## build 92
==> flow/design.v (excerpt) <==
module SUBWAY(
    clk,
    rst_n,
    in_valid,
    init,
    in0,
    in1,
    in2,
    in3,
    out_valid,
    out
);
input clk, rst_n;
input in_valid;
input [1:0] init;
input [1:0] in0, in1, in2, in3; 
output reg       out_valid;
output reg [1:0] out;
parameter s_idle = 2'd0;
parameter s_input = 2'd1;
parameter s_cul = 2'd2;
parameter s_output = 2'd3;
genvar NN;
genvar MM;
integer i;
integer j;
parameter IDX = 9;
reg [1:0]current_state;
reg [1:0]next_state;
reg [1:0]init_pos;
reg [5:0]cnt;
reg [1:0]is_road;
reg [1:0] reg_dif;
reg [1:0]move;
wire UorD;
reg reg_UorD;
wire [1:0]dif1;
wire [1:0]dif2;
wire [1:0]dif;
reg [1:0] next_dif;
reg [1:0]next_pos;
reg [1:0]cur_pos;
reg [1:0] next_step[2:0];
wire [1:0]in_wire[3:0];
reg [1:0]in_a[IDX:0];
reg [1:0]in_b[IDX:0];
reg [1:0]in_c[IDX:0];
reg [1:0]in_d[IDX:0];
reg [1:0]out_pipe[54:0];
reg [1:0]road;
always@(posedge clk or negedge rst_n)begin
	if(!rst_n)
        current_state <= s_idle;
    else
        current_state <= next_state;
end
always@(*)begin
	case(current_state)
		s_idle: if(in_valid) next_state = s_input;
				else next_state = s_idle;
		s_input:if (cnt == 6'd7) next_state = s_cul;
				else next_state = s_input;
		s_cul:	if (cnt == 6'd62) next_state = s_output;
				else next_state = s_cul;				
		s_output: if (cnt == 6'd63) next_state = s_idle;
				else next_state = s_output;
		default: next_state = current_state;
	endcase 
end
always @(posedge clk or negedge rst_n) begin
    if(!rst_n)begin
		init_pos <= 2'd0;
    end   
    else
		case(current_state)
			s_idle: if(in_valid)begin
				init_pos <= init;
			end
			default: init_pos <= init_pos;
  ...
export LEC_CHECK = 0
export ABC_AREA = 1
export CAP_MARGIN = 20
export CORE_MARGIN = 2
export CORE_UTILIZATION = 71
export CTS_CLUSTER_DIAMETER = 237
export CTS_CLUSTER_SIZE = 73
export MAX_ROUTING_LAYER = met4
export PLACE_DENSITY_LB_ADDON = 0.05
export SETUP_SLACK_MARGIN = 0.4
export SLEW_MARGIN = 20
export TNS_END_PERCENT = 5
create_clock -name core_clock -period 1.34 [get_ports {clk}]
run.sh (not shown) runs the stock make flow with config.mk's settings and CLKGATE_MAP_FILE=.
The layout from build 92, despite a flow that completed every stage, fails the layout checks, with the failing checks listed as negative hold slack, negative setup slack.
Changes in build 53 relative to build 92:
diff --git a/flow/config.mk b/flow/config.mk
--- a/flow/config.mk
+++ b/flow/config.mk
@@ -12,5 +11,0 @@
-export CTS_CLUSTER_DIAMETER = 237
-export CTS_CLUSTER_SIZE = 73
-export MAX_ROUTING_LAYER = met4
-export PLACE_DENSITY_LB_ADDON = 0.05
-export SETUP_SLACK_MARGIN = 0.4
@@ -18 +12,0 @@
-export TNS_END_PERCENT = 5
==> flow/constraint.sdc <==
create_clock -name core_clock -period 1.73 [get_ports {clk}]
set_input_delay 0.3460 -clock core_clock [delete_from_list [all_inputs] [get_ports {clk}]]
set_output_delay 0.3460 -clock core_clock [all_outputs]
set_load 0.01 [all_outputs]
## What came out
Sort build 53 and build 92 by hold slack, ascending, and build 92 comes first.
Diff build 92 -> build 53: utilization of the core after routing fell by 8.4 points, worst path required time rose by 0.31 ns, via count fell by about 16%, final worst-path setup slack rose by 0.69 ns, period utilization fell by 57 points.
[build 53] flow finished | final checks: failed | reasons: negative setup slack
## Diff of input files: build 69 against build 53
diff --git a/flow/config.mk b/flow/config.mk
--- a/flow/config.mk
+++ b/flow/config.mk
@@ -11,0 +12 @@
+export SETUP_SLACK_MARGIN = 0.53
==> flow/constraint.sdc <==
create_clock -name core_clock -period 2.26 [get_ports {clk}]
set_input_delay 0.4520 -clock core_clock [delete_from_list [all_inputs] [get_ports {clk}]]
set_output_delay 0.4520 -clock core_clock [all_outputs]
set_load 0.01 [all_outputs]
### Flow results
Higher design internal power among build 69 and build 53: build 53
Cmp build 69 vs build 53: data-path buffer share of cell area in the final layout higher in build 69
met1 usage in global routing ends up lower on build 53.
Build 69 gives more met2 wire length than build 53 did.
Build 69 ended with every stage complete and zero timing, DRC or antenna violations.
Maximum number of pins on one net before global-route repair ends up lower on build 69.
Between build 53 and build 69, total power decreased.
Detailed-routing iteration count for the pre-antenna-repair pass (build 69 over build 53): decrease, 1
[inputs] build 93 vs build 69
diff --git a/flow/config.mk b/flow/config.mk
--- a/flow/config.mk
+++ b/flow/config.mk
@@ -11,2 +11 @@
-export CORE_UTILIZATION = 71
-export SETUP_SLACK_MARGIN = 0.53
+export CORE_UTILIZATION = 62
==> flow/constraint.sdc <==
create_clock -name core_clock -period 1.76 [get_ports {clk}]
set_input_delay 0.3520 -clock core_clock [delete_from_list [all_inputs] [get_ports {clk}]]
set_output_delay 0.3520 -clock core_clock [all_outputs]
set_load 0.01 [all_outputs]
Results
In summary, build 69 completed successfully, with a layout that passed the timing, design-rule and antenna checks. [flow] build 93 | stages: complete | final checks: fail | reason: negative setup slack. In build 93, the global-route usage over all layers came out 7.9 points below the value in build 69. Relative to build 69, starting density of the core has decreased by 10 points in build 93. Total power (build 69 / build 93): 0.80.


Starting RTL as in the previous note.
Settings: LEC_CHECK=0, ABC_AREA=1, CAP_MARGIN=35, CORE_ASPECT_RATIO=0.91, CORE_MARGIN=2, CORE_UTILIZATION=72, CTS_CLUSTER_DIAMETER=51, CTS_CLUSTER_SIZE=59, HOLD_SLACK_MARGIN=0.14, MAX_ROUTING_LAYER=met5, SETUP_SLACK_MARGIN=0.13, SLEW_MARGIN=20, TNS_END_PERCENT=50; clock period 1.13 ns.
The starting point failed in clock tree synthesis (4_1_cts), error DPL-0038.
Edit:
--- a/flow/config.mk
+++ b/flow/config.mk
@@ -7,3 +7,3 @@
 export LEC_CHECK = 0
-export ABC_AREA = 1
+export ABC_AREA = 0
 export CAP_MARGIN = 35
@@ -11,8 +11,8 @@
 export CORE_MARGIN = 2
-export CORE_UTILIZATION = 72
+export CORE_UTILIZATION = 71
 export CTS_CLUSTER_DIAMETER = 51
-export CTS_CLUSTER_SIZE = 59
-export HOLD_SLACK_MARGIN = 0.14
+export CTS_CLUSTER_SIZE = 40
 export MAX_ROUTING_LAYER = met5
-export SETUP_SLACK_MARGIN = 0.13
+export PLACE_DENSITY_LB_ADDON = 0.1
+export SETUP_SLACK_MARGIN = -0.03
 export SLEW_MARGIN = 20
==> flow/constraint.sdc (replaced) <==
create_clock -name core_clock -period 1.78 [get_ports {clk}]
set_input_delay 0.3560 -clock core_clock [delete_from_list [all_inputs] [get_ports {clk}]]
set_output_delay 0.3560 -clock core_clock [all_outputs]
set_load 0.01 [all_outputs]
The new run reached the layout checks and failed them: setup timing.
Die area is lower slightly.
Area after synthesis is lower by a few percent.
Synthesized cell count is lower by a quarter to a third.


SUBWAY again, from the RTL that the note above started with.
Settings: LEC_CHECK=0, ABC_AREA=1, CAP_MARGIN=40, CORE_MARGIN=2, CORE_UTILIZATION=72, CTS_CLUSTER_DIAMETER=84, PLACE_DENSITY_LB_ADDON=0.05, SETUP_SLACK_MARGIN=0.25, SLEW_MARGIN=20; clock period 1.34 ns.
The first run ended with an error in clock tree synthesis (4_1_cts).
Then changed:
--- a/flow/config.mk
+++ b/flow/config.mk
@@ -7,9 +7,8 @@
 export LEC_CHECK = 0
 export ABC_AREA = 1
-export CAP_MARGIN = 40
+export CAP_MARGIN = 20
 export CORE_MARGIN = 2
 export CORE_UTILIZATION = 72
 export CTS_CLUSTER_DIAMETER = 84
 export PLACE_DENSITY_LB_ADDON = 0.05
-export SETUP_SLACK_MARGIN = 0.25
 export SLEW_MARGIN = 20
==> flow/constraint.sdc (replaced) <==
create_clock -name core_clock -period 1.62 [get_ports {clk}]
set_input_delay 0.3240 -clock core_clock [delete_from_list [all_inputs] [get_ports {clk}]]
set_output_delay 0.3240 -clock core_clock [all_outputs]
set_load 0.01 [all_outputs]
The new run completed and failed the layout checks on negative setup slack.
Die size is unchanged.
Area after synthesis does not change.
Synthesized cell count does not change.
Then changed:
--- a/flow/config.mk
+++ b/flow/config.mk
@@ -6,9 +6,7 @@
 export NUM_CORES = 4
 export LEC_CHECK = 0
-export ABC_AREA = 1
 export CAP_MARGIN = 20
 export CORE_MARGIN = 2
 export CORE_UTILIZATION = 72
-export CTS_CLUSTER_DIAMETER = 84
-export PLACE_DENSITY_LB_ADDON = 0.05
+export CTS_CLUSTER_SIZE = 14
 export SLEW_MARGIN = 20
==> flow/constraint.sdc (replaced) <==
create_clock -name core_clock -period 1.98 [get_ports {clk}]
set_input_delay 0.3960 -clock core_clock [delete_from_list [all_inputs] [get_ports {clk}]]
set_output_delay 0.3960 -clock core_clock [all_outputs]
set_load 0.01 [all_outputs]
Effect: The changed run completed and failed the layout checks on negative setup slack; clock skew stays flat; setup slack improved by 0.27 ns; utilization decreases by 2.2 points; design area fell by 3.9%; sequential cell count is unchanged.
Then changed:
--- a/flow/config.mk
+++ b/flow/config.mk
@@ -9,4 +9,7 @@
 export CORE_MARGIN = 2
 export CORE_UTILIZATION = 72
+export CTS_CLUSTER_DIAMETER = 182
 export CTS_CLUSTER_SIZE = 14
+export PLACE_DENSITY_LB_ADDON = 0.06
+export SETUP_SLACK_MARGIN = 0.59
 export SLEW_MARGIN = 20
Outcome:
- The new run ran to the end with violations: negative setup slack
- maximum frequency goes down by about 13%
- routed wire length went up by 50%
- total power rose by 7.1%
- non-clock buffer count grows by 18
- setup slack degrades by 0.32 ns
- sequential share of layout area goes down by 3.9 points
- core utilization came out higher by 6.0 points
Then changed:
--- a/flow/config.mk
+++ b/flow/config.mk
@@ -9,7 +9,7 @@
 export CORE_MARGIN = 2
 export CORE_UTILIZATION = 72
-export CTS_CLUSTER_DIAMETER = 182
-export CTS_CLUSTER_SIZE = 14
-export PLACE_DENSITY_LB_ADDON = 0.06
+export CTS_CLUSTER_SIZE = 30
+export HOLD_SLACK_MARGIN = 0.27
+export PLACE_DENSITY_LB_ADDON = 0.12
 export SETUP_SLACK_MARGIN = 0.59
 export SLEW_MARGIN = 20
- This time the run never finished: it broke off in global routing (5_1_grt), error DPL-0033
- synthesized cell count does not change
- area after synthesis stays the same
- die area does not change
Then changed:
==> flow/config.mk (replaced) <==
export PLATFORM = sky130hd
export DESIGN_NAME = SUBWAY
export DESIGN_NICKNAME = SUBWAY
export VERILOG_FILES = /design/flow/design.v
export SDC_FILE = /design/flow/constraint.sdc
export NUM_CORES = 4
export LEC_CHECK = 0
export CAP_MARGIN = 20
export CORE_MARGIN = 2
export CORE_UTILIZATION = 40
export SLEW_MARGIN = 20
==> flow/constraint.sdc (replaced) <==
create_clock -name core_clock -period 2.32 [get_ports {clk}]
set_input_delay 0.4640 -clock core_clock [delete_from_list [all_inputs] [get_ports {clk}]]
set_output_delay 0.4640 -clock core_clock [all_outputs]
set_load 0.01 [all_outputs]
After rerunning: This time the run finished with timing, DRC and antenna clean; die size is higher by 76%; synthesized area does not change; synthesized cell count stays the same.
Power and IR drop assume default switching activity.
